### flow/run.sh
#!/bin/bash
# the make line also repeats each setting of config.mk as NAME=value (left out here)
make -C /OpenROAD-flow-scripts/flow DESIGN_CONFIG=/design/flow/config.mk WORK_HOME=/design/flow/orfs CLKGATE_MAP_FILE= finish
### flow/config.mk
export PLATFORM = sky130hd
export DESIGN_NAME = alu_unit
export DESIGN_NICKNAME = alu_unit
export VERILOG_FILES = /design/flow/design.v
export SDC_FILE = /design/flow/constraint.sdc
export NUM_CORES = 4
export LEC_CHECK = 0
export CAP_MARGIN = 20
export CORE_ASPECT_RATIO = 0.71
export CORE_MARGIN = 2
export CORE_UTILIZATION = 32
export CTS_CLUSTER_SIZE = 42
export GPL_ROUTABILITY_DRIVEN = 1
export MIN_ROUTING_LAYER = met2
export PLACE_DENSITY_LB_ADDON = 0.0
export SETUP_SLACK_MARGIN = -2.0
export SLEW_MARGIN = 20
export TNS_END_PERCENT = 10
### flow/constraint.sdc
create_clock -name core_clock -period 39.8 [get_ports {clk}]
set_input_delay 7.9600 -clock core_clock [delete_from_list [all_inputs] [get_ports {clk}]]
set_output_delay 7.9600 -clock core_clock [all_outputs]
set_load 0.01 [all_outputs]
### flow/design.v
module ALU (
    input wire [4:0] ALUOp,
    input wire [31:0] A,
    input wire [31:0] B,
    output wire [31:0] Result,
    output wire ALUExp
);
  wire [31:0] add_sub_res;
  wire [31:0] slt_res;
  wire [31:0] sltu_res;
  wire [31:0] and_res;
  wire [31:0] nor_res;
  wire [31:0] or_res;
  wire [31:0] xor_res;
  wire [31:0] sll_res;
  wire [31:0] sr_res;
  wire [31:0] lui_res;
  wire [31:0] mul_res;   
  wire [31:0] andn_res;
  wire [31:0] orn_res;
  wire [63:0] sr64_result;
  wire [63:0] mul64_res;   
  wire [31:0] div_res;   
  wire        add_ovf;
  wire        sub_ovf;
  wire        div_exc;
  wire        add_exc;
  wire        sub_exc;
  wire [31:0] adder_a;
  wire [31:0] adder_b;
  wire        adder_cin;
  wire [31:0] adder_res;
  wire        adder_cout;
  assign adder_a = A;
  assign adder_b = (ALUOp == 5'b00001 | ALUOp == 5'b00010 | ALUOp == 5'b00011) ? ~B : B;
  assign adder_cin = (ALUOp == 5'b00001 | ALUOp == 5'b00010 | ALUOp == 5'b00011) ? 1'b1 : 1'b0;
  assign {adder_cout, adder_res} = adder_a + adder_b + adder_cin;
  assign add_sub_res = adder_res;
  assign add_exc = (adder_a[31] ~^ adder_b[31]) & (adder_a[31] ^ adder_res[31]);
  assign sub_exc = (adder_a[31] ~^ adder_b[31]) & (adder_a[31] ^ adder_res[31]);
  assign add_ovf = add_exc;
  assign sub_ovf = sub_exc;
  assign slt_res = {31'b0, ((A[31] & ~B[31]) | ((A[31] ~^ B[31]) & adder_res[31]))};
  assign sltu_res = {31'b0, ~adder_cout};
  assign and_res = A & B;
  assign or_res = A | B;
  assign andn_res = A & ~B;
  assign orn_res = A | ~B;
  assign nor_res = ~(A | B);
  assign xor_res = A ^ B;
  assign lui_res = B;
  assign sll_res = A << B[4:0];
  assign sr64_result = {{32{(ALUOp == 5'b01010) & A[31]}}, A[31:0]} >> B[4:0];
  assign sr_res = sr64_result[31:0];
  assign mul64_res = A * B;
  assign mul_res = mul64_res[31:0];
  assign div_res = (B == 32'b0) ? 32'b0 : A / B;
  assign div_exc = (B == 32'b0);
  assign Result = ({32{ALUOp == 5'b00000}}   & add_sub_res
                  |{32{ALUOp == 5'b00001}}   & add_sub_res
                  |{32{ALUOp == 5'b00010}}   & slt_res
                  |{32{ALUOp == 5'b00011}}  & sltu_res
                  |{32{ALUOp == 5'b00100}}   & and_res
                  |{32{ALUOp == 5'b00101}}   & nor_res
                  |{32{ALUOp == 5'b00110}}    & or_res
                  |{32{ALUOp == 5'b00111}}   & xor_res
                  |{32{ALUOp == 5'b01000}}   & sll_res
                  |{32{ALUOp == 5'b01001}}   & sr_res
                  |{32{ALUOp == 5'b01010}}   & sr_res
                  |{32{ALUOp == 5'b01011}}   & lui_res
                  |{32{ALUOp == 5'b01100}}  & andn_res
                  |{32{ALUOp == 5'b01101}}   & orn_res
                  |{32{ALUOp == 5'b01110}}   & mul_res
                  |{32{ALUOp == 5'b01111}}   & div_res
                  |{32{ALUOp == 5'b00000}} & 32'b0);
  assign ALUExp = ({1{ALUOp == 5'b00000}}    & add_ovf
                  |{1{ALUOp == 5'b00001}}    & sub_ovf
                  |{1{ALUOp == 5'b01111}}    & div_exc);
endmodule
module alu_unit (
    input  wire        clk,
    input  wire        rst,
    input  wire        in_valid,
    output wire        in_ready,
    input  wire [ 4:0] in_op,
    input  wire [31:0] in_a,
    input  wire [31:0] in_b,
    output reg         out_valid,
    output reg  [31:0] out_result,
    output reg         out_exc
);
  reg        v1;
  reg [ 4:0] op1;
  reg [31:0] a1;
  reg [31:0] b1;
  wire [31:0] alu_res;
  wire        alu_exc;
  assign in_ready = 1'b1;
  ALU u_alu (
      .ALUOp (op1),
      .A     (a1),
      .B     (b1),
      .Result(alu_res),
      .ALUExp(alu_exc)
  );
  always @(posedge clk) begin
    if (rst) begin
      v1        <= 1'b0;
      out_valid <= 1'b0;
    end else begin
      v1        <= in_valid;
      out_valid <= v1;
    end
    op1        <= in_op;
    a1         <= in_a;
    b1         <= in_b;
    out_result <= alu_res;
    out_exc    <= alu_exc;
  end
endmodule
==> out/qor.log, run 1 <==
[status] result of the run stopped before the end
[status] stage at which the run stopped global routing (5_1_grt)
[status] error that halted the flow [ERROR GRT-0116] Global routing finished with congestion. Check the congestion regions in the DRC Viewer.
[placed_design] area after detailed placement 0.0757 mm2
[synth] largest family of logic cells by area adder cells
[synth] Post-Synthesis Cell Area 0.0548 mm2
[clocking] clock root buffer clkbuf_16
[clocking] TritonCTS buffer count 9
[synth] YS warnings 1
[floorplan] count of pins on the block boundary 107
[synth] yosys cell count 7446
[synth] AND-OR/OR-AND share of the synthesized area 23.7%
[clocking] H-tree Lvls 3
[synth] instance count of the mapped netlist 7446
[placed_design] worst slack at placement -25.47 ns
[placed_design] Final GP Congestion 1.15
[synth] cell type with the highest aggregate area in the netlist ha_1
[synth] post-synthesis sequential area ratio 3.80%
[synth] most common cell in the netlist nand2_1
[synth] synthesized area per cell 7.36 um2
[floorplan] Die Width 495 um
[synth] async set or reset register ratio after synthesis 0%
[global_route] GRT Overall Usage 63.7%
[synth] fraction of the mapped netlist area in adder cells 33.5%
[placed_design] I/O Buffers 105
[global_route] grt ovf 14
[synth] most frequent cells after synthesis nand2_1 (930), ha_1 (813), nor2_1 (698)
[synth] number of flops mapped to enable cells by yosys 0
[synth] mux share 3.79%
[synth] post-synth area from yosys stat 0.0548 mm2
[synth] area share of the leading cell type in the synthesized netlist 18.6%
[clocking] clock tree buffer depth 2
[placed_design] DPL Wire Length 267000 um
[floorplan] effective utilization at floorplan 32.3%
[synth] Top FF cell, synth dfxtp_1
[floorplan] die height 353 um
[synth] Floorplan Nets 8740
[synth] Basic Gates by Area 20.6%
[floorplan] chip area 0.175 mm2
[floorplan] placeable core area 0.169 mm2
[synth] number of different library cells in the post-synthesis netlist 102
[synth] XOR/XNOR Fraction of Synth Area 7.64%
[clocking] number of clock sinks 104
[floorplan] Placement Rows 127
[synth] leading post-synthesis cells by cell area ha_1 (19%), fa_1 (15%), nand2_1 (6.4%)
[synth] flops out of synthesis 104
==> layer usage <==
layer / GRT overflow / global-route usage [%]
met5: 3 / 60.8
met4: 0 / 29.8
met3: 11 / 83.2
met2: 0 / 64.7
met1: - / -
==> through the flow <==
stage,instances,util (%)
after floorplan,7446,-
after global placement,11700,44.7
after CTS,11800,45.5
after detailed placement,11700,44.7
==> repair_timing <==
action,CTS
gates resized,147
hold buffers,0
endpoints found under the setup margin,10
buffers inserted,39
cloned,1
pin swaps,47
==> run 2, diff against run 1 <==
- ABC_AREA: default -> 1
- CORE_ASPECT_RATIO: 0.71 -> default
- CORE_UTILIZATION: 32 -> 72
- CTS_CLUSTER_DIAMETER: default -> 206
- CTS_CLUSTER_SIZE: 42 -> 64
- GPL_ROUTABILITY_DRIVEN: 1 -> default
- HOLD_SLACK_MARGIN: default -> 0.29
- MIN_ROUTING_LAYER: met2 -> default
- PLACE_DENSITY: default -> 0.6
- PLACE_DENSITY_LB_ADDON: 0.0 -> default
- SETUP_SLACK_MARGIN: -2.0 -> default
- TNS_END_PERCENT: 10 -> default
- clock period: 39.8 -> 56.3 ns (I/O delays scaled with it)
==> run 2 against run 1 <==
The run fails in clock tree synthesis (4_1_cts). Die area is 54% lower. Area after synthesis is 2.3% higher. Synthesized cell count rose by 16%.
==> out/qor.log, run 2 <==
[synth] YS warnings 1
[status] stage at which the run stopped clock tree synthesis (4_1_cts)
[floorplan] die height 283 um
[status] error that halted the flow [ERROR DPL-0038] Utilization greater than 100%, impossible to legalize
[synth] async set or reset register ratio after synthesis 0%
[placed_design] worst slack at placement -11.18 ns
[synth] XOR/XNOR Fraction of Synth Area 6.97%
[synth] most frequent cells after synthesis nand2_1 (2258), inv_1 (1500), ha_1 (813)
[synth] fraction of the mapped netlist area in adder cells 32.8%
[floorplan] placeable core area 0.0772 mm2
[synth] instance count of the mapped netlist 8609
[synth] flops out of synthesis 104
[placed_design] area after detailed placement 0.0727 mm2
[synth] largest family of logic cells by area adder cells
[floorplan] effective utilization at floorplan 72.6%
[floorplan] chip area 0.0801 mm2
[synth] Floorplan Nets 9903
[floorplan] count of pins on the block boundary 107
[synth] synthesized area per cell 6.51 um2
[synth] area share of the leading cell type in the synthesized netlist 18.2%
[synth] most common cell in the netlist nand2_1
[synth] yosys cell count 8609
[synth] Post-Synthesis Cell Area 0.0560 mm2
[synth] leading post-synthesis cells by cell area ha_1 (18%), nand2_1 (15%), fa_1 (15%)
[synth] cell type with the highest aggregate area in the netlist ha_1
[synth] number of different library cells in the post-synthesis netlist 91
[placed_design] I/O Buffers 105
[status] result of the run stopped before the end
[synth] mux share 0.500%
[synth] post-synth area from yosys stat 0.0560 mm2
[synth] number of flops mapped to enable cells by yosys 0
[placed_design] Final GP Congestion 1.31
[synth] AND-OR/OR-AND share of the synthesized area 15.8%
[placed_design] DPL Wire Length 218000 um
[floorplan] Die Width 283 um
[floorplan] Placement Rows 102
[synth] Basic Gates by Area 26.9%
[synth] Top FF cell, synth dfxtp_1
[synth] post-synthesis sequential area ratio 3.72%
run 2: metrics by stage:
step / utilization [%] / cells / TNS [ns]
3_3_place_gp: 94.2 / 11400 / -5.41
2_1_floorplan: - / 8609 / -2.55
3_5_place_dp: 94.2 / 11400 / -30.01
==> run 3, diff against run 2 <==
- ABC_AREA: 1 -> default
- CORE_MARGIN: 2 -> 4
- CORE_UTILIZATION: 72 -> 46
- CTS_CLUSTER_DIAMETER: 206 -> 333
- CTS_CLUSTER_SIZE: 64 -> 100
- HOLD_SLACK_MARGIN: 0.29 -> default
- PLACE_DENSITY: 0.6 -> default
- SLEW_MARGIN: 20 -> 5
- TNS_END_PERCENT: default -> 65
- clock period: 56.3 -> 64.0 ns (I/O delays scaled with it)
==> run 3 against run 2 <==
The run now finishes clean. Synthesized cell count is 14% lower. Die area is 56% higher. Area after synthesis is 2.3% lower.
==> out/qor.log, run 3 <==
[synth] number of different library cells in the post-synthesis netlist 102
[synth] yosys cell count 7446
[placed_design] I/O Buffers 105
[synth] Floorplan Nets 8740
[global_route] number of antenna violations at the first check in global routing 16
[clocking] TritonCTS clock tree yes
[synth] YS warnings 1
[global_route] grt ovf 0
[sta] final period demand of the worst path 61.85 ns
[run] number of maximum-capacitance constraint violations 0
[routing] number of optimization iterations in the first detailed-route pass 9
[setup_path] Critical Path RT 64.38 ns
[setup_path] arrival time of data at the critical path endpoint 62.23 ns
[synth] Top FF cell, synth dfxtp_1
[pwr] combinational power share 95.3%
[pwr] Int Power 1.22 mW
[setup_path] Worst setup SP type flop
[global_route] via count of the first global-routing pass 62900
[pwr] switching share of total power 59.9%
[clocking] latest clock arrival within the worst-skew pair 0.45 ns
[sta] Max Transition Viols Final 0
[synth] post-synth area from yosys stat 0.0548 mm2
[synth] leading post-synthesis cells by cell area ha_1 (19%), fa_1 (15%), nand2_1 (6.4%)
[routing] via count normalized by instance count 6.23
[floorplan] placeable core area 0.118 mm2
[synth] synthesized area per cell 7.36 um2
[setup_path] most prevalent standard cell on the critical path buf_4
[routing] Detailed Route Iter0 Violations 7787
[setup_path] worst-case reg-to-reg path depth 297
[pwr] Switch Pwr 1.82 mW
[setup_path] startpoint of the worst register-to-register path b1[18]$_DFF_P_
[setup_path] path length in cells of the critical path 297
[setup_path] termination of the worst setup path out_result[0]$_DFF_P_
[run] tool warnings 126
[floorplan] Placement Rows 126
[finish] share of the core filled with cells in the final layout 61.0%
[clocking] clock tree buffer depth 2
[routing] via count 65400
[synth] post-synthesis sequential area ratio 3.80%
[pwr] peak supply drop 0.000187 V
[routing] detailed-route DRC error count 0
[finish] Area growth, synth to finish 31.6%
[synth] XOR/XNOR Fraction of Synth Area 7.64%
[setup_path] peak per-stage delay on the critical path 0.53 ns
[sta] crit path setup slack, layout 2.15 ns
[pwr] Sequential Power Share 2.7%
[synth] AND-OR/OR-AND share of the synthesized area 23.7%
[global_route] maximum number of pins on one net before global-route repair 91
[clocking] number of clock sinks 104
[worst_hold_path] Hold WC Path Type reg -> reg
[synth] instance count of the mapped netlist 7446
[sta] setup clock skew after layout 0.0408 ns
[routing] Final Routed Wirelength 286000 um
[placed_design] Final GP Congestion 1.08
[setup_path] Crit path buffers/inverters 42
[pwr] share of total power in the clock network 2.0%
[pwr] power attributed to the clock group 0.0607 mW
[finish] Net count, final 10200
[clocking] Clock Pin Slew Worst Setup and Hold Paths 0.10 ns
[sta] max-slew headroom at the worst pin 22.4%
[synth] flops out of synthesis 104
[synth] Post-Synthesis Cell Area 0.0548 mm2
[worst_hold_path] cell count of the worst hold path 1
[sta] Worst-Margin Slew 1.15 ns
[synth] largest family of logic cells by area adder cells
[synth] async set or reset register ratio after synthesis 0%
[floorplan] count of pins on the block boundary 107
[synth] cell type with the highest aggregate area in the netlist ha_1
[floorplan] effective utilization at floorplan 46.4%
[floorplan] Die Width 353 um
[synth] fraction of the mapped netlist area in adder cells 33.5%
[setup_path] Crit Reg-Reg Endpoint out_result[0]$_DFF_P_
[worst_hold_path] Hold Crit Endpoint out_valid$_SDFF_PP0_
[setup_path] first element of the critical path b1[18]$_DFF_P_
[setup_path] sort of element at the end of the critical path flop
[floorplan] die height 353 um
[pwr] flip-flop and latch power 0.0825 mW
[pwr] total leakage power 35.3 nW
[sta] number of hold violations in the final report 0
[clocking] H-tree Lvls 3
[synth] Basic Gates by Area 20.6%
[routing] wire length per cell 27.3 um
[sta] ratio of final minimum period to clock period 96.6%
[worst_hold_path] launch point of the worst hold path v1$_SDFF_PP0_
[sta] fmax 16.2 MHz
[global_route] GRT Overall Usage 43.7%
[pwr] PD cells 42.1 mW/mm2
[status] result of the run timing/DRC/antenna clean
[synth] area share of the leading cell type in the synthesized netlist 18.6%
[placed_design] DPL Wire Length 225000 um
[pwr] total combinational power 2.89 mW
[pwr] group with the largest share of power combinational logic
[synth] most frequent cells after synthesis nand2_1 (930), ha_1 (813), nor2_1 (698)
[setup_path] register-to-register setup slack 2.15 ns
[synth] most common cell in the netlist nand2_1
[floorplan] chip area 0.125 mm2
[placed_design] worst slack at placement -2.60 ns
[clocking] clock root buffer clkbuf_16
[sta] count of endpoints failing setup in the final report 0
[setup_path] kind of critical path reg -> reg
[synth] number of flops mapped to enable cells by yosys 0
[setup_path] Crit path max-delay family AND-OR/OR-AND gates
[clocking] TritonCTS buffer count 9
[setup_path] Crit Path Max Fanout 15
[synth] mux share 3.79%
[global_route] global-route wire length before repair 410000 um
[routing] remaining number of nets flagged by the antenna check after routing 0
[setup_path] slowest cell on the critical path or4_1
## run 3: layout make-up
cell class                      instances  area (um2)
Timing Repair Buffer                 1822       14200
Inverter                              666        2510
Fill cell                           11100       46000
Clock buffer                            9         225
Multi-Input combinational cell       6334       51000
Antenna cell                           16        40.0
Tap cell                             1536        1920
Sequential cell                       104        2110
Clock inverter                          6        52.6
## run 3: what timing repair did
action,in CTS,in global routing
setup endpoints to repair,2,3
pin swaps,8,134
resized,67,392
cloned,0,1
endpoints found under the hold margin,0,0
setup buffers,9,109
hold buffers,0,0
## run 3: stage by stage
stage / instance area (um2) / instances / hold slack, ns / total power, mW / setup TNS, ns
2_1_floorplan: 55000 / 7446 / 0.414 / 1.84 / 0
3_3_place_gp: 68800 / 10300 / 0.423 / 2.74 / -1.42
3_5_place_dp: 68800 / 10300 / 0.453 / 2.79 / -3.21
4_1_cts: 69400 / 10400 / 0.449 / 2.87 / 0
5_1_grt: 72000 / 10500 / 0.486 / 3.28 / -0.674
6_report: 72100 / 10500 / 0.467 / 3.04 / 0
## run 3: metal layers
metal | wire [um] | track usage [%] | up-vias
met5 | 193 | 0 | -
met4 | 22300 | 26.8 | 14
met3 | 36200 | 13.8 | 1111
met2 | 117000 | 64.7 | 4049
met1 | 110000 | 55.4 | 31100
li1 | - | - | 29100
==> run 4, diff against run 3 <==
- ABC_AREA: default -> 1
- CAP_MARGIN: 20 -> 5
- CORE_MARGIN: 4 -> 2
- CORE_UTILIZATION: 46 -> 72
- CTS_CLUSTER_DIAMETER: 333 -> 255
- CTS_CLUSTER_SIZE: 100 -> 74
- SETUP_SLACK_MARGIN: default -> 3.52
- SLEW_MARGIN: 5 -> 40
- TNS_END_PERCENT: 65 -> default
- clock period: 64.0 -> 31.9 ns (I/O delays scaled with it)
==> run 4 against run 3 <==
The run now fails in clock tree synthesis (4_1_cts). Synthesized cell count increased by 16%. Die area decreased by 36%. Area after synthesis increased by 2.3%.
==> out/qor.log, run 4 <==
[floorplan] Placement Rows 102
[synth] number of flops mapped to enable cells by yosys 0
[synth] synthesized area per cell 6.51 um2
[synth] leading post-synthesis cells by cell area ha_1 (18%), nand2_1 (15%), fa_1 (15%)
[synth] yosys cell count 8609
[synth] flops out of synthesis 104
[synth] area share of the leading cell type in the synthesized netlist 18.2%
[floorplan] chip area 0.0801 mm2
[synth] instance count of the mapped netlist 8609
[synth] Basic Gates by Area 26.9%
[synth] Top FF cell, synth dfxtp_1
[synth] post-synthesis sequential area ratio 3.72%
[synth] Floorplan Nets 9903
[synth] post-synth area from yosys stat 0.0560 mm2
[status] stage at which the run stopped clock tree synthesis (4_1_cts)
[synth] fraction of the mapped netlist area in adder cells 32.8%
[placed_design] Final GP Congestion 1.35
[synth] Post-Synthesis Cell Area 0.0560 mm2
[status] error that halted the flow [ERROR DPL-0038] Utilization greater than 100%, impossible to legalize
[synth] largest family of logic cells by area adder cells
[placed_design] DPL Wire Length 222000 um
[floorplan] Die Width 283 um
[floorplan] count of pins on the block boundary 107
[synth] number of different library cells in the post-synthesis netlist 91
[floorplan] effective utilization at floorplan 72.6%
[synth] most common cell in the netlist nand2_1
[synth] most frequent cells after synthesis nand2_1 (2258), inv_1 (1500), ha_1 (813)
[synth] XOR/XNOR Fraction of Synth Area 6.97%
[synth] AND-OR/OR-AND share of the synthesized area 15.8%
[floorplan] die height 283 um
[floorplan] placeable core area 0.0772 mm2
[synth] cell type with the highest aggregate area in the netlist ha_1
[status] result of the run stopped before the end
[synth] YS warnings 1
[placed_design] worst slack at placement -35.93 ns
[placed_design] I/O Buffers 105
[synth] async set or reset register ratio after synthesis 0%
[synth] mux share 0.500%
[run 4: stage by stage]
step | power [mW] | instances | TNS (ns) | utilization [%] | cell area, um2
3_5_place_dp | 4.52 | 11500 | -254.83 | 95.2 | 73500
3_3_place_gp | 4.04 | 11500 | -177.73 | 95.2 | 73500
2_1_floorplan | 3.02 | 8609 | -155.71 | - | 57500
==> run 5, diff against run 4 <==
- CAP_MARGIN: 5 -> 20
- CTS_CLUSTER_DIAMETER: 255 -> 167
- CTS_CLUSTER_SIZE: 74 -> 96
- PLACE_DENSITY: default -> 0.4
- SETUP_SLACK_MARGIN: 3.52 -> default
- SLEW_MARGIN: 40 -> 20
- clock period: 31.9 -> 40.0 ns (I/O delays scaled with it)
==> run 5 against run 4 <==
Die area is the same. Synthesized cell count unchanged. Area after synthesis did not move. The run again fails in clock tree synthesis (4_1_cts).
==> out/qor.log, run 5 <==
[synth] most frequent cells after synthesis nand2_1 (2258), inv_1 (1500), ha_1 (813)
[synth] synthesized area per cell 6.51 um2
[synth] number of different library cells in the post-synthesis netlist 91
[synth] yosys cell count 8609
[synth] XOR/XNOR Fraction of Synth Area 6.97%
[floorplan] placeable core area 0.0772 mm2
[placed_design] worst slack at placement -27.77 ns
[synth] area share of the leading cell type in the synthesized netlist 18.2%
[placed_design] I/O Buffers 105
[synth] YS warnings 1
[synth] Basic Gates by Area 26.9%
[synth] cell type with the highest aggregate area in the netlist ha_1
[floorplan] Die Width 283 um
[status] result of the run stopped before the end
[placed_design] Final GP Congestion 1.32
[synth] Floorplan Nets 9903
[floorplan] chip area 0.0801 mm2
[status] error that halted the flow [ERROR DPL-0038] Utilization greater than 100%, impossible to legalize
[synth] instance count of the mapped netlist 8609
[synth] Post-Synthesis Cell Area 0.0560 mm2
[synth] async set or reset register ratio after synthesis 0%
[synth] AND-OR/OR-AND share of the synthesized area 15.8%
[synth] number of flops mapped to enable cells by yosys 0
[floorplan] effective utilization at floorplan 72.6%
[synth] leading post-synthesis cells by cell area ha_1 (18%), nand2_1 (15%), fa_1 (15%)
[synth] most common cell in the netlist nand2_1
[synth] largest family of logic cells by area adder cells
[synth] flops out of synthesis 104
[synth] fraction of the mapped netlist area in adder cells 32.8%
[synth] Top FF cell, synth dfxtp_1
[floorplan] count of pins on the block boundary 107
[placed_design] DPL Wire Length 225000 um
[synth] post-synthesis sequential area ratio 3.72%
[synth] post-synth area from yosys stat 0.0560 mm2
[synth] mux share 0.500%
[floorplan] die height 283 um
[floorplan] Placement Rows 102
[status] stage at which the run stopped clock tree synthesis (4_1_cts)
-- run 5: metrics by stage --
stage	hold WS (ns)	std cells	TNS [ns]	area (um2)
3_5_place_dp	0.401	11500	-154.30	73500
2_1_floorplan	0.388	8609	-78.41	57500
3_3_place_gp	0.393	11500	-95.00	73500
==> run 6, diff against run 5 <==
- ABC_AREA: 1 -> default
- CORE_UTILIZATION: 72 -> 64
- CTS_CLUSTER_DIAMETER: 167 -> default
- CTS_CLUSTER_SIZE: 96 -> default
- PLACE_DENSITY: 0.4 -> default
- TNS_END_PERCENT: default -> 5
- clock period: 40.0 -> 61.5 ns (I/O delays scaled with it)
==> run 6 against run 5 <==
Die area up 9.8%. Synthesized cell count down 14%. Area after synthesis down 2.3%. The flow stops in global routing (5_1_grt).
==> out/qor.log, run 6 <==
[synth] cell type with the highest aggregate area in the netlist ha_1
[floorplan] die height 297 um
[placed_design] worst slack at placement -2.87 ns
[synth] AND-OR/OR-AND share of the synthesized area 23.7%
[synth] fraction of the mapped netlist area in adder cells 33.5%
[synth] most common cell in the netlist nand2_1
[synth] mux share 3.79%
[synth] instance count of the mapped netlist 7446
[floorplan] count of pins on the block boundary 107
[synth] synthesized area per cell 7.36 um2
[placed_design] DPL Wire Length 211000 um
[synth] flops out of synthesis 104
[synth] yosys cell count 7446
[synth] area share of the leading cell type in the synthesized netlist 18.6%
[global_route] GRT Overall Usage 81.5%
[floorplan] Placement Rows 107
[synth] most frequent cells after synthesis nand2_1 (930), ha_1 (813), nor2_1 (698)
[floorplan] placeable core area 0.0850 mm2
[synth] largest family of logic cells by area adder cells
[synth] Floorplan Nets 8740
[clocking] clock root buffer clkbuf_16
[floorplan] effective utilization at floorplan 64.4%
[synth] Post-Synthesis Cell Area 0.0548 mm2
[floorplan] chip area 0.0879 mm2
[synth] XOR/XNOR Fraction of Synth Area 7.64%
[synth] number of different library cells in the post-synthesis netlist 102
[synth] Basic Gates by Area 20.6%
[synth] leading post-synthesis cells by cell area ha_1 (19%), fa_1 (15%), nand2_1 (6.4%)
[status] stage at which the run stopped global routing (5_1_grt)
[clocking] TritonCTS buffer count 9
[clocking] H-tree Lvls 3
[status] error that halted the flow [ERROR GRT-0232] Routing congestion too high. Check the congestion heatmap in the GUI.
[clocking] number of clock sinks 104
[placed_design] placed cell count 10300
[clocking] clock tree buffer depth 2
[floorplan] Die Width 297 um
[synth] YS warnings 1
[synth] number of flops mapped to enable cells by yosys 0
[clocking] number of hold-repair buffers added at the cts stage 0
[synth] post-synth area from yosys stat 0.0548 mm2
[synth] async set or reset register ratio after synthesis 0%
[synth] Top FF cell, synth dfxtp_1
[global_route] grt ovf 170
[status] result of the run stopped before the end
[placed_design] area after detailed placement 0.0713 mm2
[synth] post-synthesis sequential area ratio 3.80%
[placed_design] Final GP Congestion 1.18
[placed_design] I/O Buffers 105
run 6: repair_timing:
item	in CTS
pin swaps	37
setup buffers	33
gates cloned	1
setup endpoints to repair	2
gates resized	129
run 6: through the flow:
step / hold slack, ns / total power [mW] / util, %
CTS: 0.494 / 3.15 / 85.2
global placement: 0.450 / 2.77 / 83.9
detailed placement: 0.439 / 2.99 / 83.9
floorplan: 0.414 / 1.92 / -
run 6: routing by layer:
layer | overflow | track usage (%)
met5 | 0 | 39.5
met4 | 66 | 79.6
met3 | 3 | 70.8
met2 | 92 | 94.2
met1 | 9 | 81.9
==> run 7, diff against run 6 <==
- CORE_UTILIZATION: 64 -> 69
- PLACE_DENSITY: default -> 0.6
- TNS_END_PERCENT: 5 -> default
- clock period: 61.5 -> 60.7 ns (I/O delays scaled with it)
==> run 7 against run 6 <==
The run again fails in global routing (5_1_grt). Die area fell by 7.2%. Synthesized cell count did not move. Area after synthesis did not move.
==> out/qor.log, run 7 <==
[synth] area share of the leading cell type in the synthesized netlist 18.6%
[clocking] TritonCTS buffer count 9
[floorplan] die height 286 um
[placed_design] I/O Buffers 105
[status] result of the run stopped before the end
[synth] Floorplan Nets 8740
[global_route] grt ovf 2726
[synth] Top FF cell, synth dfxtp_1
[floorplan] chip area 0.0816 mm2
[synth] most common cell in the netlist nand2_1
[synth] most frequent cells after synthesis nand2_1 (930), ha_1 (813), nor2_1 (698)
[floorplan] Die Width 286 um
[floorplan] placeable core area 0.0787 mm2
[synth] async set or reset register ratio after synthesis 0%
[synth] cell type with the highest aggregate area in the netlist ha_1
[synth] leading post-synthesis cells by cell area ha_1 (19%), fa_1 (15%), nand2_1 (6.4%)
[synth] Post-Synthesis Cell Area 0.0548 mm2
[floorplan] effective utilization at floorplan 69.6%
[synth] number of flops mapped to enable cells by yosys 0
[synth] post-synthesis sequential area ratio 3.80%
[clocking] clock root buffer clkbuf_16
[clocking] number of clock sinks 104
[synth] post-synth area from yosys stat 0.0548 mm2
[floorplan] Placement Rows 103
[placed_design] DPL Wire Length 198000 um
[clocking] H-tree Lvls 3
[synth] AND-OR/OR-AND share of the synthesized area 23.7%
[clocking] clock tree buffer depth 2
[synth] synthesized area per cell 7.36 um2
[status] stage at which the run stopped global routing (5_1_grt)
[synth] number of different library cells in the post-synthesis netlist 102
[synth] yosys cell count 7446
[synth] mux share 3.79%
[placed_design] Final GP Congestion 1.23
[synth] instance count of the mapped netlist 7446
[global_route] GRT Overall Usage 96.5%
[synth] XOR/XNOR Fraction of Synth Area 7.64%
[floorplan] count of pins on the block boundary 107
[synth] Basic Gates by Area 20.6%
[synth] YS warnings 1
[synth] largest family of logic cells by area adder cells
[synth] fraction of the mapped netlist area in adder cells 33.5%
[status] error that halted the flow [ERROR GRT-0232] Routing congestion too high. Check the congestion heatmap in the GUI.
[synth] flops out of synthesis 104
## run 7: metal layers
metal	overflow	track usage [%]
met4	729	102
met2	1556	108
met3	204	87.6
met1	201	92.3
met5	36	74.0
## run 7: stage by stage
step | setup TNS (ns) | area [um2] | setup WS (ns) | total power [mW] | cells
4_1_cts | 0 | 68000 | 0.00589 | 2.93 | 9698
2_1_floorplan | 0 | 55300 | 0.00428 | 1.95 | 7446
3_3_place_gp | -3.88 | 66600 | -2.95 | 2.68 | 9629
3_5_place_dp | -7.33 | 66600 | -4.70 | 2.84 | 9629
## run 7: what timing repair did
action / in CTS
endpoints found under the hold margin: 0
hold buffers: 0
gates cloned: 1
setup endpoints to repair: 3
setup buffers: 52
pin swaps: 60
resized: 172
==> run 8, diff against run 7 <==
- ABC_AREA: default -> 1
- CORE_UTILIZATION: 69 -> 57
- CTS_CLUSTER_DIAMETER: default -> 316
- PLACE_DENSITY: 0.6 -> default
- SLEW_MARGIN: 20 -> 0
- TNS_END_PERCENT: default -> 5
- clock period: 60.7 -> 35.2 ns (I/O delays scaled with it)
==> run 8 against run 7 <==
The layout now fails its checks (negative setup slack). Synthesized cell count increased by 16%. Die area increased by 24%. Area after synthesis increased by 2.3%.
==> out/qor.log, run 8 <==
[status] result of the run failed layout checks
[status] layout check fault list negative setup slack
[synth] number of different library cells in the post-synthesis netlist 91
[global_route] global-route wire length before repair 376000 um
[setup_path] path length in cells of the critical path 510
[floorplan] Die Width 318 um
[pwr] switching share of total power 57.3%
[pwr] peak supply drop 0.000311 V
[sta] Max Transition Viols Final 0
[pwr] total leakage power 43.0 nW
[pwr] Switch Pwr 2.42 mW
[sta] max-slew headroom at the worst pin 12.3%
[pwr] total combinational power 3.95 mW
[setup_path] termination of the worst setup path out_result[0]$_DFF_P_
[synth] instance count of the mapped netlist 8609
[floorplan] chip area 0.101 mm2
[routing] Detailed Route Iter0 Violations 7050
[worst_hold_path] cell count of the worst hold path 2
[routing] via count normalized by instance count 5.91
[clocking] number of clock sinks 104
[synth] most common cell in the netlist nand2_1
[synth] mux share 0.500%
[pwr] Sequential Power Share 3.5%
[synth] cell type with the highest aggregate area in the netlist ha_1
[synth] async set or reset register ratio after synthesis 0%
[setup_path] startpoint of the worst register-to-register path b1[0]$_DFF_P_
[floorplan] placeable core area 0.0978 mm2
[finish] Logic cell area 0.0499 mm2
[floorplan] Placement Rows 115
[synth] synthesized area per cell 6.51 um2
[synth] most frequent cells after synthesis nand2_1 (2258), inv_1 (1500), ha_1 (813)
[global_route] GRT Overall Usage 47.7%
[setup_path] Crit Path Max Fanout 16
[pwr] share of total power in the clock network 2.8%
[sta] setup clock skew after layout 0.0201 ns
[pwr] Int Power 1.80 mW
[clocking] number of hold-repair buffers added at the cts stage 0
[synth] largest family of logic cells by area adder cells
[sta] final period demand of the worst path 64.22 ns
[setup_path] sort of element at the end of the critical path flop
[clocking] TritonCTS clock tree yes
[pwr] combinational power share 93.7%
[pwr] power attributed to the clock group 0.117 mW
[clocking] clock root buffer clkbuf_16
[finish] Net count, final 12000
[setup_path] kind of critical path reg -> reg
[clocking] clock tree buffer depth 2
[floorplan] effective utilization at floorplan 57.3%
[setup_path] Crit path buffers/inverters 84
[synth] Post-Synthesis Cell Area 0.0560 mm2
[sta] post-route worst hold slack 0.436 ns
[sta] count of endpoints failing setup in the final report 12
[finish] Area growth, synth to finish 39.3%
[pwr] PD cells 54.0 mW/mm2
[setup_path] most prevalent standard cell on the critical path nand2_2
[sta] ratio of final minimum period to clock period 182%
[routing] detailed-route DRC error count 0
[floorplan] die height 318 um
[setup_path] slowest cell on the critical path dfxtp_4
[synth] area share of the leading cell type in the synthesized netlist 18.2%
[routing] via count 70800
[worst_hold_path] Hold Crit Endpoint out_valid$_SDFF_PP0_
[synth] YS warnings 1
[setup_path] worst-case reg-to-reg path depth 510
[setup_path] Critical Path RT 35.50 ns
[sta] number of hold violations in the final report 0
[routing] Final Routed Wirelength 261000 um
[clocking] TritonCTS buffer count 9
[synth] fraction of the mapped netlist area in adder cells 32.8%
[synth] yosys cell count 8609
[setup_path] Worst setup SP type flop
[global_route] number of antenna violations at the first check in global routing 17
[global_route] via count of the first global-routing pass 68700
[clocking] latest clock arrival within the worst-skew pair 0.42 ns
[global_route] maximum number of pins on one net before global-route repair 97
[setup_path] Crit Reg-Reg Endpoint out_result[0]$_DFF_P_
[synth] post-synth area from yosys stat 0.0560 mm2
[sta] crit path setup slack, layout -29.02 ns
[floorplan] count of pins on the block boundary 107
[setup_path] Crit path max-delay family simple AND/OR/NAND/NOR gates
[synth] flops out of synthesis 104
[synth] AND-OR/OR-AND share of the synthesized area 15.8%
[finish] fillcell total 6642
[finish] sequential cell area 0.00210 mm2
[placed_design] worst slack at placement -28.88 ns
[placed_design] DPL Wire Length 195000 um
[placed_design] Final GP Congestion 1.11
[synth] XOR/XNOR Fraction of Synth Area 6.97%
[routing] number of optimization iterations in the first detailed-route pass 11
[pwr] group with the largest share of power combinational logic
[worst_hold_path] launch point of the worst hold path v1$_SDFF_PP0_
[clocking] H-tree Lvls 3
[setup_path] arrival time of data at the critical path endpoint 64.52 ns
[run] number of maximum-capacitance constraint violations 0
[worst_hold_path] Hold WC Path Type reg -> reg
[run] tool warnings 131
[setup_path] peak per-stage delay on the critical path 0.40 ns
[sta] setup repair after global routing missed its margin yes
[setup_path] first element of the critical path b1[0]$_DFF_P_
[placed_design] I/O Buffers 105
[pwr] flip-flop and latch power 0.150 mW
[synth] post-synthesis sequential area ratio 3.72%
[synth] leading post-synthesis cells by cell area ha_1 (18%), nand2_1 (15%), fa_1 (15%)
[routing] wire length per cell 21.8 um
[synth] Floorplan Nets 9903
[setup_path] register-to-register setup slack -29.02 ns
[sta] fmax 15.6 MHz
[finish] share of the core filled with cells in the final layout 79.8%
[synth] Top FF cell, synth dfxtp_1
[synth] number of flops mapped to enable cells by yosys 0
[routing] remaining number of nets flagged by the antenna check after routing 0
[global_route] grt ovf 0
[sta] Worst-Margin Slew 1.28 ns
[synth] Basic Gates by Area 26.9%
[clocking] Clock Pin Slew Worst Setup and Hold Paths 0.09 ns
==> run 8: cell type report <==
class	instances	share of cell area (%)
diodes	6	0.0192
clock buffers	12	0.316
clock inverters	4	0.0673
inverters	1562	7.61
multi-input cells	6639	64.0
flip-flops and latches	104	2.69
well taps	1287	2.06
repair buffers	2351	23.2
repair inverters	3	0.0272
==> run 8: timing repair <==
action | 4_1_cts | 5_1_grt
gates cloned | 5 | 5
endpoints found under the setup margin | 12 | 13
resized | 165 | 434
setup buffers | 53 | 96
pin swaps | 89 | 251
==> run 8: metal layers <==
metal / track usage (%) / up-vias / share of wire (%)
met4: 32.6 / 12 / 9.4
met3: 13.5 / 1593 / 13
met5: 0 / - / 0.034
met2: 75.7 / 4702 / 43
li1: - / 31600 / -
met1: 55.8 / 32800 / 35
==> run 8: per-stage QoR <==
step                cells  instance area (um2)  TNS (ns)  power, mW
floorplan            8609                57000   -127.94       2.72
global placement    11800                73900   -154.26       3.72
detailed placement  11800                73900   -174.96       3.89
CTS                 11900                75300   -152.85       4.06
global route        12000                78100   -210.71       4.68
finish              12000                78100   -177.59       4.22
==> run 9, diff against run 8 <==
- ABC_AREA: 1 -> default
- CELL_PAD_IN_SITES_DETAIL_PLACEMENT: default -> 0
- CORE_ASPECT_RATIO: default -> 0.69
- CORE_UTILIZATION: 57 -> 27
- CTS_CLUSTER_DIAMETER: 316 -> default
- GPL_ROUTABILITY_DRIVEN: default -> 1
- HOLD_SLACK_MARGIN: default -> 0.16
- MAX_ROUTING_LAYER: default -> met4
- MIN_ROUTING_LAYER: default -> met2
- SETUP_SLACK_MARGIN: default -> 5.0
- TNS_END_PERCENT: 5 -> 50
- clock period: 35.2 -> 64.0 ns (I/O delays scaled with it)
==> run 9 against run 8 <==
The flow now stops in global routing (5_1_grt). Area after synthesis decreased by 2.3%. Die area grew 100%. Synthesized cell count is 14% lower.
==> out/qor.log, run 9 <==
[placed_design] worst slack at placement -5.89 ns
[placed_design] Final GP Congestion 1.22
[synth] area share of the leading cell type in the synthesized netlist 18.6%
[placed_design] I/O Buffers 105
[synth] YS warnings 1
[global_route] GRT Overall Usage 79.4%
[synth] Basic Gates by Area 20.6%
[clocking] TritonCTS buffer count 9
[clocking] number of clock sinks 104
[global_route] grt ovf 2431
[floorplan] placeable core area 0.202 mm2
[synth] fraction of the mapped netlist area in adder cells 33.5%
[status] error that halted the flow [ERROR GRT-0116] Global routing finished with congestion. Check the congestion regions in the DRC Viewer.
[synth] number of flops mapped to enable cells by yosys 0
[synth] AND-OR/OR-AND share of the synthesized area 23.7%
[clocking] H-tree Lvls 3
[synth] flops out of synthesis 104
[synth] post-synth area from yosys stat 0.0548 mm2
[synth] Post-Synthesis Cell Area 0.0548 mm2
[clocking] clock root buffer clkbuf_16
[synth] number of different library cells in the post-synthesis netlist 102
[synth] synthesized area per cell 7.36 um2
[synth] async set or reset register ratio after synthesis 0%
[synth] XOR/XNOR Fraction of Synth Area 7.64%
[status] stage at which the run stopped global routing (5_1_grt)
[status] result of the run stopped before the end
[placed_design] placed cell count 12300
[clocking] clock tree buffer depth 2
[synth] most frequent cells after synthesis nand2_1 (930), ha_1 (813), nor2_1 (698)
[synth] most common cell in the netlist nand2_1
[synth] leading post-synthesis cells by cell area ha_1 (19%), fa_1 (15%), nand2_1 (6.4%)
[synth] cell type with the highest aggregate area in the netlist ha_1
[floorplan] Placement Rows 137
[synth] mux share 3.79%
[synth] Floorplan Nets 8740
[synth] instance count of the mapped netlist 7446
[floorplan] die height 378 um
[synth] yosys cell count 7446
[floorplan] Die Width 546 um
[synth] post-synthesis sequential area ratio 3.80%
[floorplan] effective utilization at floorplan 27.1%
[floorplan] count of pins on the block boundary 107
[synth] largest family of logic cells by area adder cells
[placed_design] DPL Wire Length 320000 um
[floorplan] chip area 0.207 mm2
[synth] Top FF cell, synth dfxtp_1
==> run 9: routing by layer <==
| metal | overflow | track usage, % |
|---|---|---|
| met1 | - | - |
| met2 | 102 | 82.8 |
| met3 | 2265 | 95.8 |
| met4 | 64 | 44.0 |
| met5 | - | - |
==> run 9: timing repair <==
item                                   CTS
hold buffers                             0
endpoints found under the hold margin    0
setup buffers                          249
pin swaps                              241
cloned                                   3
setup endpoints to repair                4
resized                                517
==> run 9: per-stage QoR <==
stage	cell area, um2	power (mW)	utilization (%)
floorplan	56100	1.85	-
global placement	77100	3.11	38.2
detailed placement	77200	3.15	38.2
CTS	82000	3.29	40.6
==> run 10, diff against run 9 <==
- CELL_PAD_IN_SITES_DETAIL_PLACEMENT: 0 -> default
- CORE_ASPECT_RATIO: 0.69 -> default
- CORE_UTILIZATION: 27 -> 58
- GPL_ROUTABILITY_DRIVEN: 1 -> default
- HOLD_SLACK_MARGIN: 0.16 -> default
- MAX_ROUTING_LAYER: met4 -> default
- MIN_ROUTING_LAYER: met2 -> default
- SETUP_SLACK_MARGIN: 5.0 -> default
- SLEW_MARGIN: 0 -> 20
- TNS_END_PERCENT: 50 -> default
- clock period: 64.0 -> 31.9 ns (I/O delays scaled with it)
==> run 10 against run 9 <==
The flow again stops in global routing (5_1_grt). Synthesized cell count unchanged. Area after synthesis stayed put. Die area decreased by 53%.
==> out/qor.log, run 10 <==
[synth] Basic Gates by Area 20.6%
[clocking] clock tree buffer depth 2
[status] stage at which the run stopped global routing (5_1_grt)
[synth] leading post-synthesis cells by cell area ha_1 (19%), fa_1 (15%), nand2_1 (6.4%)
[status] error that halted the flow [ERROR GRT-0232] Routing congestion too high. Check the congestion heatmap in the GUI.
[synth] fraction of the mapped netlist area in adder cells 33.5%
[global_route] GRT Overall Usage 79.5%
[synth] Top FF cell, synth dfxtp_1
[placed_design] area after detailed placement 0.0739 mm2
[floorplan] Placement Rows 112
[synth] area share of the leading cell type in the synthesized netlist 18.6%
[clocking] TritonCTS buffer count 9
[synth] post-synthesis sequential area ratio 3.80%
[synth] most frequent cells after synthesis nand2_1 (930), ha_1 (813), nor2_1 (698)
[floorplan] Die Width 311 um
[synth] AND-OR/OR-AND share of the synthesized area 23.7%
[synth] async set or reset register ratio after synthesis 0%
[synth] yosys cell count 7446
[synth] Floorplan Nets 8740
[clocking] clock root buffer clkbuf_16
[synth] number of different library cells in the post-synthesis netlist 102
[clocking] H-tree Lvls 3
[synth] synthesized area per cell 7.36 um2
[synth] YS warnings 1
[placed_design] Final GP Congestion 1.13
[synth] number of flops mapped to enable cells by yosys 0
[synth] Post-Synthesis Cell Area 0.0548 mm2
[floorplan] placeable core area 0.0935 mm2
[floorplan] die height 311 um
[placed_design] worst slack at placement -29.85 ns
[synth] flops out of synthesis 104
[placed_design] I/O Buffers 105
[floorplan] count of pins on the block boundary 107
[synth] XOR/XNOR Fraction of Synth Area 7.64%
[floorplan] chip area 0.0969 mm2
[global_route] grt ovf 117
[synth] instance count of the mapped netlist 7446
[synth] most common cell in the netlist nand2_1
[status] result of the run stopped before the end
[synth] largest family of logic cells by area adder cells
[placed_design] placed cell count 10600
[synth] mux share 3.79%
[synth] cell type with the highest aggregate area in the netlist ha_1
[synth] post-synth area from yosys stat 0.0548 mm2
[floorplan] effective utilization at floorplan 58.6%
[placed_design] DPL Wire Length 222000 um
[clocking] number of clock sinks 104
==> run 10: repair_timing <==
action,CTS
gates cloned,3
endpoints found under the setup margin,13
pin swaps,299
setup buffers,278
resized,513
hold buffers,0
==> run 10: per-layer routing <==
metal,GRT usage [%],overflow
met1,79.5,1
met2,94.1,63
met3,66.9,2
met4,78.7,51
met5,34.0,0
==> run 11, diff against run 10 <==
- ABC_AREA: default -> 0
- CORE_UTILIZATION: 58 -> 72
- CTS_CLUSTER_DIAMETER: default -> 167
- CTS_CLUSTER_SIZE: default -> 96
- PLACE_DENSITY: default -> 0.4
- TNS_END_PERCENT: default -> 10
- clock period: 31.9 -> 32.1 ns (I/O delays scaled with it)
==> run 11 against run 10 <==
Synthesized cell count unchanged. The run fails in clock tree synthesis (4_1_cts). Die area decreased by 19%. Area after synthesis unchanged.
==> out/qor.log, run 11 <==
[status] result of the run stopped before the end
[status] stage at which the run stopped clock tree synthesis (4_1_cts)
[status] error that halted the flow [ERROR DPL-0038] Utilization greater than 100%, impossible to legalize
[floorplan] Placement Rows 101
[synth] async set or reset register ratio after synthesis 0%
[synth] number of different library cells in the post-synthesis netlist 102
[placed_design] Final GP Congestion 1.24
[placed_design] DPL Wire Length 246000 um
[synth] yosys cell count 7446
[synth] number of flops mapped to enable cells by yosys 0
[synth] Top FF cell, synth dfxtp_1
[synth] flops out of synthesis 104
[synth] Basic Gates by Area 20.6%
[floorplan] effective utilization at floorplan 72.5%
[placed_design] I/O Buffers 105
[floorplan] placeable core area 0.0756 mm2
[floorplan] die height 280 um
[floorplan] count of pins on the block boundary 107
[synth] Post-Synthesis Cell Area 0.0548 mm2
[placed_design] worst slack at placement -34.70 ns
[synth] most frequent cells after synthesis nand2_1 (930), ha_1 (813), nor2_1 (698)
[floorplan] chip area 0.0783 mm2
[synth] mux share 3.79%
[synth] largest family of logic cells by area adder cells
[synth] post-synth area from yosys stat 0.0548 mm2
[floorplan] Die Width 280 um
[synth] post-synthesis sequential area ratio 3.80%
[synth] instance count of the mapped netlist 7446
[synth] most common cell in the netlist nand2_1
[synth] YS warnings 1
[synth] fraction of the mapped netlist area in adder cells 33.5%
[synth] leading post-synthesis cells by cell area ha_1 (19%), fa_1 (15%), nand2_1 (6.4%)
[synth] XOR/XNOR Fraction of Synth Area 7.64%
[synth] Floorplan Nets 8740
[synth] AND-OR/OR-AND share of the synthesized area 23.7%
[synth] cell type with the highest aggregate area in the netlist ha_1
[synth] synthesized area per cell 7.36 um2
[synth] area share of the leading cell type in the synthesized netlist 18.6%
## run 11: through the flow
step	std cells	hold WS (ns)	util, %	total power [mW]	cell area, um2
3_5_place_dp	10300	0.473	96.0	5.85	72500
2_1_floorplan	7446	0.414	-	3.69	56300
3_3_place_gp	10300	0.419	96.0	5.23	72500
==> run 12, diff against run 11 <==
- ABC_AREA: 0 -> default
- CELL_PAD_IN_SITES_DETAIL_PLACEMENT: default -> 2
- CORE_UTILIZATION: 72 -> 27
- CTS_CLUSTER_DIAMETER: 167 -> default
- CTS_CLUSTER_SIZE: 96 -> default
- GPL_ROUTABILITY_DRIVEN: default -> 0
- HOLD_SLACK_MARGIN: default -> 0.16
- MAX_ROUTING_LAYER: default -> met4
- MIN_ROUTING_LAYER: default -> met2
- PLACE_DENSITY: 0.4 -> default
- TNS_END_PERCENT: 10 -> default
- clock period: 32.1 -> 64.0 ns (I/O delays scaled with it)
==> run 12 against run 11 <==
The run fails in global routing (5_1_grt). Die area went up to 2.6 times the previous value. Area after synthesis is the same. Synthesized cell count did not move.
==> out/qor.log, run 12 <==
[placed_design] placed cell count 10700
[synth] most frequent cells after synthesis nand2_1 (930), ha_1 (813), nor2_1 (698)
[clocking] number of clock sinks 104
[synth] number of different library cells in the post-synthesis netlist 102
[floorplan] placeable core area 0.202 mm2
[synth] Floorplan Nets 8740
[global_route] grt ovf 12700
[synth] synthesized area per cell 7.36 um2
[synth] mux share 3.79%
[clocking] clock root buffer clkbuf_16
[floorplan] count of pins on the block boundary 107
[clocking] H-tree Lvls 3
[floorplan] die height 454 um
[synth] AND-OR/OR-AND share of the synthesized area 23.7%
[synth] leading post-synthesis cells by cell area ha_1 (19%), fa_1 (15%), nand2_1 (6.4%)
[synth] XOR/XNOR Fraction of Synth Area 7.64%
[synth] cell type with the highest aggregate area in the netlist ha_1
[synth] post-synth area from yosys stat 0.0548 mm2
[clocking] clock tree buffer depth 2
[synth] post-synthesis sequential area ratio 3.80%
[placed_design] I/O Buffers 105
[synth] yosys cell count 7446
[global_route] GRT Overall Usage 86.4%
[floorplan] effective utilization at floorplan 27.1%
[floorplan] chip area 0.206 mm2
[synth] Basic Gates by Area 20.6%
[clocking] TritonCTS buffer count 9
[synth] YS warnings 1
[status] stage at which the run stopped global routing (5_1_grt)
[synth] area share of the leading cell type in the synthesized netlist 18.6%
[synth] async set or reset register ratio after synthesis 0%
[placed_design] DPL Wire Length 348000 um
[floorplan] Placement Rows 165
[floorplan] Die Width 454 um
[synth] most common cell in the netlist nand2_1
[synth] Post-Synthesis Cell Area 0.0548 mm2
[synth] flops out of synthesis 104
[synth] Top FF cell, synth dfxtp_1
[synth] largest family of logic cells by area adder cells
[synth] fraction of the mapped netlist area in adder cells 33.5%
[status] error that halted the flow [ERROR GRT-0116] Global routing finished with congestion. Check the congestion regions in the DRC Viewer.
[synth] number of flops mapped to enable cells by yosys 0
[status] result of the run stopped before the end
[synth] instance count of the mapped netlist 7446
[run 12: repair_timing]
action	4_1_cts
hold buffers	0
gates cloned	6
gates resized	983
setup endpoints to repair	5
pin swaps	278
setup buffers	262
[run 12: per-stage QoR]
| step | power, mW | hold WS, ns | utilization (%) | area, um2 | setup WS [ns] |
|---|---|---|---|---|---|
| 4_1_cts | 3.64 | 0.520 | 35.4 | 71400 | -0.117 |
| 3_5_place_dp | 3.47 | 0.507 | 31.8 | 64100 | -15.15 |
| 3_3_place_gp | 2.57 | 0.420 | 31.8 | 64100 | -2.34 |
| 2_1_floorplan | 1.84 | 0.414 | - | 55000 | 0.0407 |
[run 12: per-layer routing]
metal / track usage, % / overflow
met1: - / -
met2: 85.4 / 3668
met3: 97.3 / 7369
met4: 70.6 / 1615
met5: - / -
==> run 13, diff against run 12 <==
- CELL_PAD_IN_SITES_DETAIL_PLACEMENT: 2 -> default
- CORE_UTILIZATION: 27 -> 57
- GPL_ROUTABILITY_DRIVEN: 0 -> default
- HOLD_SLACK_MARGIN: 0.16 -> default
- MAX_ROUTING_LAYER: met4 -> default
- MIN_ROUTING_LAYER: met2 -> default
- SETUP_SLACK_MARGIN: default -> 5.0
- TNS_END_PERCENT: default -> 5
- clock period: 64.0 -> 69.3 ns (I/O delays scaled with it)
==> run 13 against run 12 <==
Synthesized cell count did not move. Die area fell by 52%. Area after synthesis did not move. The run now finishes clean.
==> out/qor.log, run 13 <==
[sta] ratio of final minimum period to clock period 92.3%
[floorplan] Die Width 314 um
[synth] async set or reset register ratio after synthesis 0%
[synth] flops out of synthesis 104
[synth] Floorplan Nets 8740
[routing] Final Routed Wirelength 270000 um
[routing] wire length per cell 30.0 um
[setup_path] Crit path max-delay family AND-OR/OR-AND gates
[clocking] TritonCTS buffer count 9
[pwr] Switch Pwr 1.72 mW
[finish] Net count, final 9010
[floorplan] count of pins on the block boundary 107
[clocking] latest clock arrival within the worst-skew pair 0.45 ns
[run] number of maximum-capacitance constraint violations 0
[sta] setup repair after global routing missed its margin yes
[synth] number of different library cells in the post-synthesis netlist 102
[synth] XOR/XNOR Fraction of Synth Area 7.64%
[setup_path] Crit path buffers/inverters 32
[pwr] combinational power share 95.1%
[global_route] fraction of met1 tracks used by global routing 62.4%
[clocking] Clock Pin Slew Worst Setup and Hold Paths 0.10 ns
[pwr] power after layout 2.77 mW
[setup_path] register-to-register setup slack 5.31 ns
[sta] count of endpoints failing setup in the final report 0
[pwr] flip-flop and latch power 0.0771 mW
[pwr] group with the largest share of power combinational logic
[placed_design] Final GP Congestion 1.12
[pwr] power attributed to the clock group 0.0599 mW
[synth] instance count of the mapped netlist 7446
[routing] via count normalized by instance count 7.04
[synth] leading post-synthesis cells by cell area ha_1 (19%), fa_1 (15%), nand2_1 (6.4%)
[routing] number of optimization iterations in the first detailed-route pass 10
[worst_hold_path] launch point of the worst hold path v1$_SDFF_PP0_
[finish] Post-Layout Inst Area 0.0633 mm2
[setup_path] kind of critical path reg -> reg
[synth] post-synth area from yosys stat 0.0548 mm2
[setup_path] sort of element at the end of the critical path flop
[sta] Max Transition Viols Final 0
[pwr] Sequential Power Share 2.8%
[setup_path] Crit Reg-Reg Endpoint out_result[0]$_DFF_P_
[finish] share of the core filled with cells in the final layout 66.5%
[synth] most common cell in the netlist nand2_1
[synth] yosys cell count 7446
[global_route] Global Route met3 Usage 21.4%
[routing] via count 63300
[synth] fraction of the mapped netlist area in adder cells 33.5%
[routing] detailed-route DRC error count 0
[sta] setup clock skew after layout 0.0430 ns
[global_route] maximum number of pins on one net before global-route repair 74
[placed_design] I/O Buffers 105
[sta] number of hold violations in the final report 0
[setup_path] Crit Path Max Fanout 19
[global_route] number of antenna violations at the first check in global routing 14
[setup_path] most prevalent standard cell on the critical path ha_1
[setup_path] peak per-stage delay on the critical path 0.64 ns
[clocking] number of clock sinks 104
[synth] post-synthesis sequential area ratio 3.80%
[clocking] clock tree buffer depth 2
[sta] max-slew headroom at the worst pin 19.0%
[synth] number of flops mapped to enable cells by yosys 0
[global_route] global-route wire length before repair 385000 um
[routing] remaining number of nets flagged by the antenna check after routing 0
[synth] YS warnings 1
[synth] largest family of logic cells by area adder cells
[pwr] PD cells 43.7 mW/mm2
[global_route] via count of the first global-routing pass 59700
[floorplan] chip area 0.0986 mm2
[sta] Worst-Margin Slew 1.20 ns
[setup_path] arrival time of data at the critical path endpoint 64.29 ns
[run] tool warnings 129
[worst_hold_path] cell count of the worst hold path 1
[synth] cell type with the highest aggregate area in the netlist ha_1
[setup_path] termination of the worst setup path out_result[0]$_DFF_P_
[pwr] switching share of total power 62.0%
[floorplan] die height 314 um
[floorplan] effective utilization at floorplan 57.6%
[sta] final period demand of the worst path 63.99 ns
[synth] synthesized area per cell 7.36 um2
[global_route] Top Usage Layer GRT met2
[finish] fillcell total 8297
[clocking] clock root buffer clkbuf_16
[floorplan] Placement Rows 113
[synth] mux share 3.79%
[status] result of the run timing/DRC/antenna clean
[setup_path] startpoint of the worst register-to-register path b1[0]$_DFF_P_
[synth] most frequent cells after synthesis nand2_1 (930), ha_1 (813), nor2_1 (698)
[sta] Final TNS setup 0 ns
[clocking] H-tree Lvls 3
[global_route] grt ovf 0
[synth] Post-Synthesis Cell Area 0.0548 mm2
[setup_path] slowest cell on the critical path or4b_2
[setup_path] worst-case reg-to-reg path depth 306
[pwr] share of total power in the clock network 2.2%
[worst_hold_path] Hold Crit Endpoint out_valid$_SDFF_PP0_
[setup_path] path length in cells of the critical path 306
[pwr] total combinational power 2.63 mW
[worst_hold_path] Hold WC Path Type reg -> reg
[clocking] TritonCTS clock tree yes
[synth] Top FF cell, synth dfxtp_1
[floorplan] placeable core area 0.0952 mm2
[synth] AND-OR/OR-AND share of the synthesized area 23.7%
[pwr] Int Power 1.05 mW
[placed_design] DPL Wire Length 202000 um
[synth] area share of the leading cell type in the synthesized netlist 18.6%
[sta] fmax 15.6 MHz
[synth] Basic Gates by Area 20.6%
[pwr] total leakage power 29.6 nW
[setup_path] Critical Path RT 69.59 ns
[pwr] peak supply drop 0.000249 V
[setup_path] Worst setup SP type flop
[routing] Detailed Route Iter0 Violations 9106
[setup_path] first element of the critical path b1[0]$_DFF_P_
[finish] Area growth, synth to finish 15.6%
[global_route] GRT Overall Usage 52.3%
[placed_design] area after detailed placement 0.0585 mm2
[global_route] met2 routing resource usage after global routing 74.0%
run 13: area by class of cell:
cell class	instances	area [um2]	area share (%)
timing repair buffer	599	5040	7.96
sequential	104	2110	3.33
clock inverter	6	58.8	0.0929
inverter	666	2500	3.96
multi-input combinational	6336	51700	81.7
clock buffer	10	250	0.395
tap	1265	1580	2.50
antenna	11	27.5	0.0435
run 13: repair_timing:
item	in CTS	in global routing
cloned	1	7
hold buffers	0	0
buffers inserted	75	126
pin swaps	46	143
resized	222	378
setup endpoints to repair	4	3
run 13: per-layer routing:
layer  share of wire [%]  vias up
met2                  39     5161
met5               0.090        -
met1                  35    29700
met3                  16     1688
met4                  10       16
li1                    -    26700
run 13: metrics by stage:
| step | setup slack, ns | hold slack, ns | instances |
|---|---|---|---|
| 2_1_floorplan | 5.04 | 0.414 | 7446 |
| 3_3_place_gp | -2.47 | 0.420 | 8758 |
| 3_5_place_dp | -3.02 | 0.429 | 8759 |
| 4_1_cts | 5.01 | 0.448 | 8851 |
| 5_1_grt | 3.16 | 0.469 | 8988 |
| 6_report | 5.31 | 0.445 | 8997 |
==> run 14, diff against run 13 <==
- ABC_AREA: default -> 1
- CORE_UTILIZATION: 57 -> 58
- CTS_CLUSTER_DIAMETER: default -> 230
- CTS_CLUSTER_SIZE: default -> 48
- GPL_ROUTABILITY_DRIVEN: default -> 1
- GPL_TIMING_DRIVEN: default -> 1
- SETUP_SLACK_MARGIN: 5.0 -> -1.73
- TNS_END_PERCENT: 5 -> default
- clock period: 69.3 -> 59.2 ns (I/O delays scaled with it)
==> run 14 against run 13 <==
The layout now fails its checks (negative setup slack). Cell area up 24%. Combinational power fell by 8.4%. Die area grew 0.55%. Via count increased by 17%. Setup slack got worse by 13 ns. Count of clock-buffer cells in the layout shrank 1. Critical path depth increased by 201. Hold slack lost 0.0031 ns. Sequential power up 16%. Routed wire length increased by 5.8%. Fmax down 4.3%. Area after synthesis rose by 2.3%. Critical endpoint unchanged.
==> out/qor.log, run 14 <==
[status] result of the run failed layout checks
[status] layout check fault list negative setup slack
[placed_design] area after detailed placement 0.0727 mm2
[finish] sequential cell area 0.00210 mm2
[clocking] H-tree Lvls 3
[setup_path] Crit path buffers/inverters 88
[routing] Final Routed Wirelength 286000 um
[setup_path] first element of the critical path b1[20]$_DFF_P_
[synth] async set or reset register ratio after synthesis 0%
[pwr] group with the largest share of power combinational logic
[routing] remaining number of nets flagged by the antenna check after routing 0
[clocking] TritonCTS clock tree yes
[sta] ratio of final minimum period to clock period 113%
[clocking] Clock Pin Slew Worst Setup and Hold Paths 0.10 ns
[finish] Logic cell area 0.0505 mm2
[synth] mux share 0.500%
[clocking] TritonCTS buffer count 9
[run] tool warnings 132
[synth] instance count of the mapped netlist 8609
[routing] detailed-route DRC error count 0
[pwr] power after layout 2.58 mW
[setup_path] register-to-register setup slack -7.65 ns
[placed_design] Final GP Congestion 1.12
[global_route] global-route wire length before repair 379000 um
[pwr] Switch Pwr 1.50 mW
[global_route] grt ovf 0
[sta] setup repair after global routing missed its margin yes
[synth] Post-Synthesis Cell Area 0.0560 mm2
[pwr] Int Power 1.07 mW
[placed_design] DPL Wire Length 197000 um
[global_route] maximum number of pins on one net before global-route repair 97
[setup_path] startpoint of the worst register-to-register path b1[20]$_DFF_P_
[synth] YS warnings 1
[pwr] switching share of total power 58.4%
[clocking] number of clock sinks 104
[setup_path] Crit Reg-Reg Endpoint out_result[0]$_DFF_P_
[setup_path] path length in cells of the critical path 507
[sta] fmax 15.0 MHz
[synth] post-synth area from yosys stat 0.0560 mm2
[floorplan] die height 315 um
[clocking] number of hold-repair buffers added at the cts stage 0
[routing] wire length per cell 24.0 um
[synth] most frequent cells after synthesis nand2_1 (2258), inv_1 (1500), ha_1 (813)
[finish] Net count, final 11900
[finish] Area growth, synth to finish 39.8%
[setup_path] Crit path max-delay family AND-OR/OR-AND gates
[clocking] clock root buffer clkbuf_16
[finish] fillcell total 5997
[pwr] total combinational power 2.41 mW
[synth] XOR/XNOR Fraction of Synth Area 6.97%
[synth] leading post-synthesis cells by cell area ha_1 (18%), nand2_1 (15%), fa_1 (15%)
[synth] number of different library cells in the post-synthesis netlist 91
[routing] Detailed Route Iter0 Violations 10300
[pwr] PD cells 32.9 mW/mm2
[setup_path] peak per-stage delay on the critical path 1.06 ns
[synth] cell type with the highest aggregate area in the netlist ha_1
[setup_path] most prevalent standard cell on the critical path nand2_2
[pwr] flip-flop and latch power 0.0896 mW
[synth] fraction of the mapped netlist area in adder cells 32.8%
[setup_path] termination of the worst setup path out_result[0]$_DFF_P_
[clocking] latest clock arrival within the worst-skew pair 0.43 ns
[synth] Basic Gates by Area 26.9%
[floorplan] chip area 0.0991 mm2
[finish] Post-Layout Inst Area 0.0783 mm2
[floorplan] Die Width 315 um
[setup_path] slowest cell on the critical path a21oi_1
[sta] final period demand of the worst path 66.85 ns
[sta] Worst-Margin Slew 1.39 ns
[worst_hold_path] Hold Crit Endpoint out_valid$_SDFF_PP0_
[floorplan] count of pins on the block boundary 107
[synth] synthesized area per cell 6.51 um2
[synth] area share of the leading cell type in the synthesized netlist 18.2%
[setup_path] Worst setup SP type flop
[sta] number of hold violations in the final report 0
[run] number of maximum-capacitance constraint violations 0
[synth] Floorplan Nets 9903
[worst_hold_path] launch point of the worst hold path v1$_SDFF_PP0_
[clocking] clock tree buffer depth 2
[pwr] power attributed to the clock group 0.0711 mW
[setup_path] Critical Path RT 59.52 ns
[setup_path] worst-case reg-to-reg path depth 507
[sta] Max Transition Viols Final 0
[pwr] peak supply drop 0.000144 V
[synth] largest family of logic cells by area adder cells
[global_route] via count of the first global-routing pass 68900
[synth] most common cell in the netlist nand2_1
[setup_path] arrival time of data at the critical path endpoint 67.18 ns
[finish] share of the core filled with cells in the final layout 81.4%
[sta] setup clock skew after layout 0.0307 ns
[pwr] share of total power in the clock network 2.8%
[synth] post-synthesis sequential area ratio 3.72%
[worst_hold_path] Hold WC Path Type reg -> reg
[sta] count of endpoints failing setup in the final report 4
[placed_design] I/O Buffers 105
[routing] via count 74200
[pwr] Sequential Power Share 3.5%
[sta] crit path setup slack, layout -7.65 ns
[floorplan] Placement Rows 114
[synth] yosys cell count 8609
[pwr] total leakage power 42.9 nW
[floorplan] effective utilization at floorplan 58.2%
[worst_hold_path] cell count of the worst hold path 2
[routing] number of optimization iterations in the first detailed-route pass 15
[synth] number of flops mapped to enable cells by yosys 0
[routing] via count normalized by instance count 6.22
[setup_path] Crit Path Max Fanout 13
[synth] AND-OR/OR-AND share of the synthesized area 15.8%
[setup_path] sort of element at the end of the critical path flop
[pwr] combinational power share 93.8%
[synth] Top FF cell, synth dfxtp_1
[synth] flops out of synthesis 104
[setup_path] kind of critical path reg -> reg
[sta] max-slew headroom at the worst pin 7.22%
[global_route] GRT Overall Usage 49.5%
[floorplan] placeable core area 0.0963 mm2
[global_route] number of antenna violations at the first check in global routing 32
[run 14: area by class of cell]
type / count / area share (%)
multi-input combinational: 6639 / 64.5
timing repair buffer: 2294 / 22.7
inverter: 1562 / 7.57
sequential: 104 / 2.68
tap: 1276 / 2.04
clock buffer: 9 / 0.287
clock inverter: 7 / 0.113
antenna: 24 / 0.0767
timing repair inverter: 4 / 0.0335
[run 14: stage by stage]
stage	setup slack [ns]	hold slack (ns)	TNS, ns	cells
finish	-7.65	0.442	-16.53	11900
global route	-10.58	0.451	-27.60	11900
CTS	-2.97	0.443	-3.63	11800
detailed placement	-6.53	0.407	-12.89	11700
global placement	-4.23	0.404	-6.19	11700
floorplan	-1.71	0.388	-1.71	8609
[run 14: metal layers]
layer / global-route usage (%) / vias up / routed length (um)
met5: 0 / - / 456
met4: 35.6 / 25 / 31400
met3: 13.5 / 2505 / 41400
met2: 76.7 / 6053 / 117000
met1: 58.9 / 34100 / 95600
li1: - / 31500 / -
[run 14: repair_timing]
item,in CTS,in global routing
cloned,4,6
endpoints found under the setup margin,3,4
resized,230,666
pin swaps,70,289
buffers inserted,37,111
No activity file was given, so power comes from the tool's default toggle rates.
